// CRC
module CRC(
input           clk,         
input           rst_n,       
input  [23:0]   Din,         
input           valid,       
input  [15:0]   size,        
output [14:0]   checksum,    
output          done         
);
clock: 3.76 ns
lec_check: 0
abc_area: 1
cap_margin: 20
cell_pad_in_sites_detail_placement: 2
core_margin: 9
core_utilization: 39
cts_cluster_diameter: 163
cts_cluster_size: 38
gpl_timing_driven: 1
hold_slack_margin: 0.3
max_routing_layer: met4
min_routing_layer: met2
place_density_lb_addon: 0.21
slew_margin: 40
tns_end_percent: 20
run.sh (not shown) runs the stock make flow with config.mk's settings and CLKGATE_MAP_FILE=.
Change:
- ABC_AREA: 1 -> default
- CELL_PAD_IN_SITES_DETAIL_PLACEMENT: 2 -> default
- CORE_MARGIN: 9 -> 7
- CORE_UTILIZATION: 39 -> 42
- CTS_CLUSTER_DIAMETER: 163 -> default
- CTS_CLUSTER_SIZE: 38 -> 46
- GPL_ROUTABILITY_DRIVEN: default -> 0
- GPL_TIMING_DRIVEN: 1 -> default
- HOLD_SLACK_MARGIN: 0.3 -> default
- MIN_ROUTING_LAYER: met2 -> default
- PLACE_DENSITY_LB_ADDON: 0.21 -> 0.1
- SLEW_MARGIN: 40 -> 25
- TNS_END_PERCENT: 20 -> default
- clock period: 3.76 -> 5.5 ns (I/O delays scaled with it)
After rerunning: Sequential cell count is unchanged. Combinational power fell by 55%. Final area fell by 4.5%. Via count fell by 49%. Sequential share of layout area rose by 1.2 points.
Change:
- ABC_AREA: default -> 1
- CORE_MARGIN: 7 -> 2
- CORE_UTILIZATION: 42 -> 72
- CTS_CLUSTER_DIAMETER: default -> 383
- CTS_CLUSTER_SIZE: 46 -> 98
- GPL_ROUTABILITY_DRIVEN: 0 -> default
- MAX_ROUTING_LAYER: met4 -> default
- PLACE_DENSITY_LB_ADDON: 0.1 -> default
- SLEW_MARGIN: 25 -> 20
- clock period: 5.5 -> 2.07 ns (I/O delays scaled with it)
After rerunning: The new run died in 5_1_grt; synthesized area rises by 3.7%; die area falls by 52%; synthesized cell count rose by 42%.


Starting RTL as in the previous note.
Design CRC, start of the top module:
module CRC(
input           clk,         
input           rst_n,       
input  [23:0]   Din,         
input           valid,       
input  [15:0]   size,        
output [14:0]   checksum,    
output          done         
);
==> flow/config.mk <==
export PLATFORM = sky130hd
export DESIGN_NAME = CRC
export DESIGN_NICKNAME = CRC
export VERILOG_FILES = /design/flow/design.v
export SDC_FILE = /design/flow/constraint.sdc
export NUM_CORES = 4
export LEC_CHECK = 0
export CAP_MARGIN = 20
export CORE_MARGIN = 2
export CORE_UTILIZATION = 35
export CTS_CLUSTER_DIAMETER = 383
export CTS_CLUSTER_SIZE = 98
export GPL_ROUTABILITY_DRIVEN = 0
export HOLD_SLACK_MARGIN = -0.08
export SLEW_MARGIN = 20
export TNS_END_PERCENT = 10
==> flow/constraint.sdc <==
create_clock -name core_clock -period 5.5 [get_ports {clk}]
set_input_delay 1.1000 -clock core_clock [delete_from_list [all_inputs] [get_ports {clk}]]
set_output_delay 1.1000 -clock core_clock [all_outputs]
set_load 0.01 [all_outputs]
The baseline finished with timing, DRC and antenna clean.
Then changed:
Settings changed: CORE_UTILIZATION 35 to 40, CTS_CLUSTER_DIAMETER 383 to unset, CTS_CLUSTER_SIZE 98 to unset, GPL_ROUTABILITY_DRIVEN 0 to unset, HOLD_SLACK_MARGIN -0.08 to unset, TNS_END_PERCENT 10 to unset.
What happened: First-iteration DRC count is higher by well over a third; via count goes down slightly; clock power stays flat; critical path depth does not change; sequential cell count stays the same.
Then changed:
Settings changed: CAP_MARGIN 20 to 10, CELL_PAD_IN_SITES_GLOBAL_PLACEMENT set to 0, CORE_ASPECT_RATIO set to 1.82, CORE_MARGIN 2 to 7, CTS_CLUSTER_DIAMETER set to 239, CTS_CLUSTER_SIZE set to 47, GPL_ROUTABILITY_DRIVEN set to 0, GPL_TIMING_DRIVEN set to 1, MAX_ROUTING_LAYER set to met4, MIN_ROUTING_LAYER set to met2, PLACE_DENSITY_LB_ADDON set to 0.27.
The changed run finished clean.
Clock-buffer cell count does not change.
Via count climbs by well over a third.
Clock power rises by roughly a tenth.
Non-clock buffer count stays the same.
Final area barely changes.
Synthesized cell count stays the same.
Then changed:
Settings changed: CAP_MARGIN 10 to 20, CELL_PAD_IN_SITES_GLOBAL_PLACEMENT 0 to unset, CORE_ASPECT_RATIO 1.82 to unset, CORE_MARGIN 7 to 2, CTS_CLUSTER_DIAMETER 239 to unset, CTS_CLUSTER_SIZE 47 to 46, GPL_ROUTABILITY_DRIVEN 0 to unset, GPL_TIMING_DRIVEN 1 to unset, MAX_ROUTING_LAYER met4 to unset, MIN_ROUTING_LAYER met2 to unset, PLACE_DENSITY_LB_ADDON 0.27 to 0.1.
After rerunning:
- wire length drops by 8.6%
- area after synthesis does not change
- combinational power went down by 3.2%
- design area falls by 0.40%
- total power shrinks by 2.0%
Then changed:
Settings changed: ABC_AREA set to 1, CORE_UTILIZATION 40 to 72, CTS_CLUSTER_SIZE 46 to unset, PLACE_DENSITY_LB_ADDON 0.1 to 0.28.
Clock period 5.5 ns to 2.82 ns, I/O delays scaled along.
The new run aborted during global placement (3_3_place_gp), error FLW-0024.
Die area came out lower by 40%.
Area after synthesis went up by 3.7%.
Synthesized cell count rises by 42%.


CRC again, from the RTL that the note above started with.
## CRC
module CRC(
input           clk,         
input           rst_n,       
input  [23:0]   Din,         
input           valid,       
input  [15:0]   size,        
output [14:0]   checksum,    
output          done         
);
reg [5:0] shift_count;       
reg [5:0] limit;             
wire [1:0] extra;            
wire [4:0] offset;           
wire finish;                 
reg [15:0] crc;                                    
localparam [15:0] polynomial = 16'b1100010110011001;      
reg CS, NS;
parameter IDLE = 1'b0, FIND = 1'b1;
always @(posedge clk or negedge rst_n)
begin
 if(~rst_n)
  CS <= IDLE;
 else CS <= NS;
end
always @(posedge clk)
begin
 case(CS)
  IDLE:
  begin
   crc <= (valid) ? (Din >> offset) : 16'hffff;             
   shift_count <= 0;
  end
  FIND:
  begin
  if(crc[15] == 1'b0)                                              
  begin                                                            
   if(shift_count < offset)                                        
    crc <= {crc[14:0],Din[offset - (shift_count + 6'd1)]};            
   else crc <= crc << 1;
   shift_count <= shift_count + 6'd1;
  end
  ...
Settings: LEC_CHECK=0, CAP_MARGIN=20, CORE_MARGIN=7, CORE_UTILIZATION=40, CTS_CLUSTER_SIZE=46, MAX_ROUTING_LAYER=met4, PLACE_DENSITY_LB_ADDON=0.1, SLEW_MARGIN=20; clock period 5.5 ns.
The starting point finished with timing, DRC and antenna clean.
Change:
- CORE_MARGIN: 7 -> 2
- CTS_CLUSTER_SIZE: 46 -> default
- MAX_ROUTING_LAYER: met4 -> default
- PLACE_DENSITY_LB_ADDON: 0.1 -> default
- clock period: 5.5 -> 4.47 ns (I/O delays scaled with it)
=> The changed run passed the timing, DRC and antenna checks. Clock skew stays flat. Count of clock-buffer cells in the layout stays the same. Die size is lower by 23%. Critical path depth does not change. Synthesized cell count stays the same. Utilization is higher by 0.17 points. Wire length is lower by 5.1%. Setup slack is worse by 0.43 ns. Cell area is higher by 0.34%. Global-route usage is higher by 3.1 points.
Change:
- CAP_MARGIN: 20 -> 10
- CELL_PAD_IN_SITES_GLOBAL_PLACEMENT: default -> 2
- CORE_MARGIN: 2 -> 7
- CTS_CLUSTER_SIZE: default -> 47
- GPL_ROUTABILITY_DRIVEN: default -> 0
- GPL_TIMING_DRIVEN: default -> 1
- HOLD_SLACK_MARGIN: default -> 0.2
- PLACE_DENSITY: default -> 0.39
- SLEW_MARGIN: 20 -> 0
- clock period: 4.47 -> 5.5 ns (I/O delays scaled with it)
Result: Non-clock buffer count decreases by 1. Setup slack improves by 0.37 ns. Die area increases by about 30%.
Change:
- ABC_AREA: default -> 1
- CAP_MARGIN: 10 -> 20
- CORE_UTILIZATION: 40 -> 42
- CTS_CLUSTER_SIZE: 47 -> 46
- GPL_TIMING_DRIVEN: 1 -> default
- HOLD_SLACK_MARGIN: 0.2 -> default
- MAX_ROUTING_LAYER: default -> met4
- PLACE_DENSITY: 0.39 -> default
- PLACE_DENSITY_LB_ADDON: default -> 0.1
- SETUP_SLACK_MARGIN: default -> 0.96
- SLEW_MARGIN: 0 -> 25
What happened: Fmax goes up by 3.6%; setup slack gains 0.15 ns; routed wire length goes up by 1.4%; clock skew hardly moves; via count is higher by 20%; synthesized area rose by 3.7%; final cell count increases by 31%; global-route usage goes up by 0.81 points; core utilization rose by 2.0 points; total power increases by 13%; final area climbs by 3.2%.


Starting RTL as in the previous note.
Settings: LEC_CHECK=0, ABC_AREA=1, CAP_MARGIN=20, CELL_PAD_IN_SITES_DETAIL_PLACEMENT=2, CORE_MARGIN=6, CORE_UTILIZATION=39, CTS_CLUSTER_DIAMETER=163, CTS_CLUSTER_SIZE=38, GPL_TIMING_DRIVEN=1, HOLD_SLACK_MARGIN=0.06, MAX_ROUTING_LAYER=met4, MIN_ROUTING_LAYER=met2, PLACE_DENSITY_LB_ADDON=0.21, SLEW_MARGIN=40, TNS_END_PERCENT=95; clock period 3.76 ns.
Change:
Settings changed: CELL_PAD_IN_SITES_DETAIL_PLACEMENT 2 to unset, CORE_MARGIN 6 to 2, CORE_UTILIZATION 39 to 71, CTS_CLUSTER_DIAMETER 163 to 49, HOLD_SLACK_MARGIN 0.06 to unset, MIN_ROUTING_LAYER met2 to met1, PLACE_DENSITY_LB_ADDON 0.21 to 0.26.
Clock period 3.76 ns to 2.49 ns, I/O delays scaled along.
Now the flow ended with an error in 3_3_place_gp.
Die area shrinks by 54%.
Synthesized area stays the same.
Synthesized cell count stays the same.
Change:
Settings changed: CAP_MARGIN 20 to 5, CORE_UTILIZATION 71 to 70, CTS_CLUSTER_DIAMETER 49 to 29, CTS_CLUSTER_SIZE 38 to 40, GPL_TIMING_DRIVEN 1 to unset, HOLD_SLACK_MARGIN set to -0.09, MAX_ROUTING_LAYER met4 to unset, MIN_ROUTING_LAYER met1 to unset, PLACE_DENSITY_LB_ADDON 0.26 to 0.27, SETUP_SLACK_MARGIN set to 0.46, SLEW_MARGIN 40 to 20, TNS_END_PERCENT 95 to unset.
The changed run died in 3_3_place_gp with FLW-0024.
Die area increases slightly.
Synthesized area stays the same.
Synthesized cell count stays the same.
Change:
Settings changed: ABC_AREA 1 to unset, CAP_MARGIN 5 to 20, CORE_ASPECT_RATIO set to 0.5, CORE_MARGIN 2 to 8, CORE_UTILIZATION 70 to 65, CTS_CLUSTER_DIAMETER 29 to 270, CTS_CLUSTER_SIZE 40 to 99, GPL_ROUTABILITY_DRIVEN set to 0, HOLD_SLACK_MARGIN -0.09 to unset, PLACE_DENSITY_LB_ADDON 0.27 to unset, SETUP_SLACK_MARGIN 0.46 to unset, TNS_END_PERCENT set to 15.
Clock period 2.49 ns to 5.5 ns, I/O delays scaled along.
Effect:
- The new run completed without violations
- synthesized cell count decreases by about 30%
- synthesized area went down by 3.5%
- die size went up by about 55%
Change:
Settings changed: CAP_MARGIN 20 to 10, CELL_PAD_IN_SITES_GLOBAL_PLACEMENT set to 0, CORE_ASPECT_RATIO 0.5 to unset, CORE_MARGIN 8 to 7, CORE_UTILIZATION 65 to 40, CTS_CLUSTER_DIAMETER 270 to 239, CTS_CLUSTER_SIZE 99 to 47, GPL_TIMING_DRIVEN set to 1, HOLD_SLACK_MARGIN set to 0.1, MAX_ROUTING_LAYER set to met4, PLACE_DENSITY set to 0.39, SLEW_MARGIN 20 to 0, TNS_END_PERCENT 15 to unset.
What happened: The changed run finished with timing, DRC and antenna clean. Wire length hardly moves. Power falls by 1.3%. Via count fell by 6.6%. Global-route usage fell by 4.2 points. Non-clock buffer count went up by 1. Cell count grows by 6.4%. Worst hold slack got worse by 0.055 ns. Worst setup slack is better by 0.033 ns. Cell area goes up by 1.1%. Flip-flop count stays the same. Clock-buffer cell count does not change.
Power and IR drop assume default switching activity.
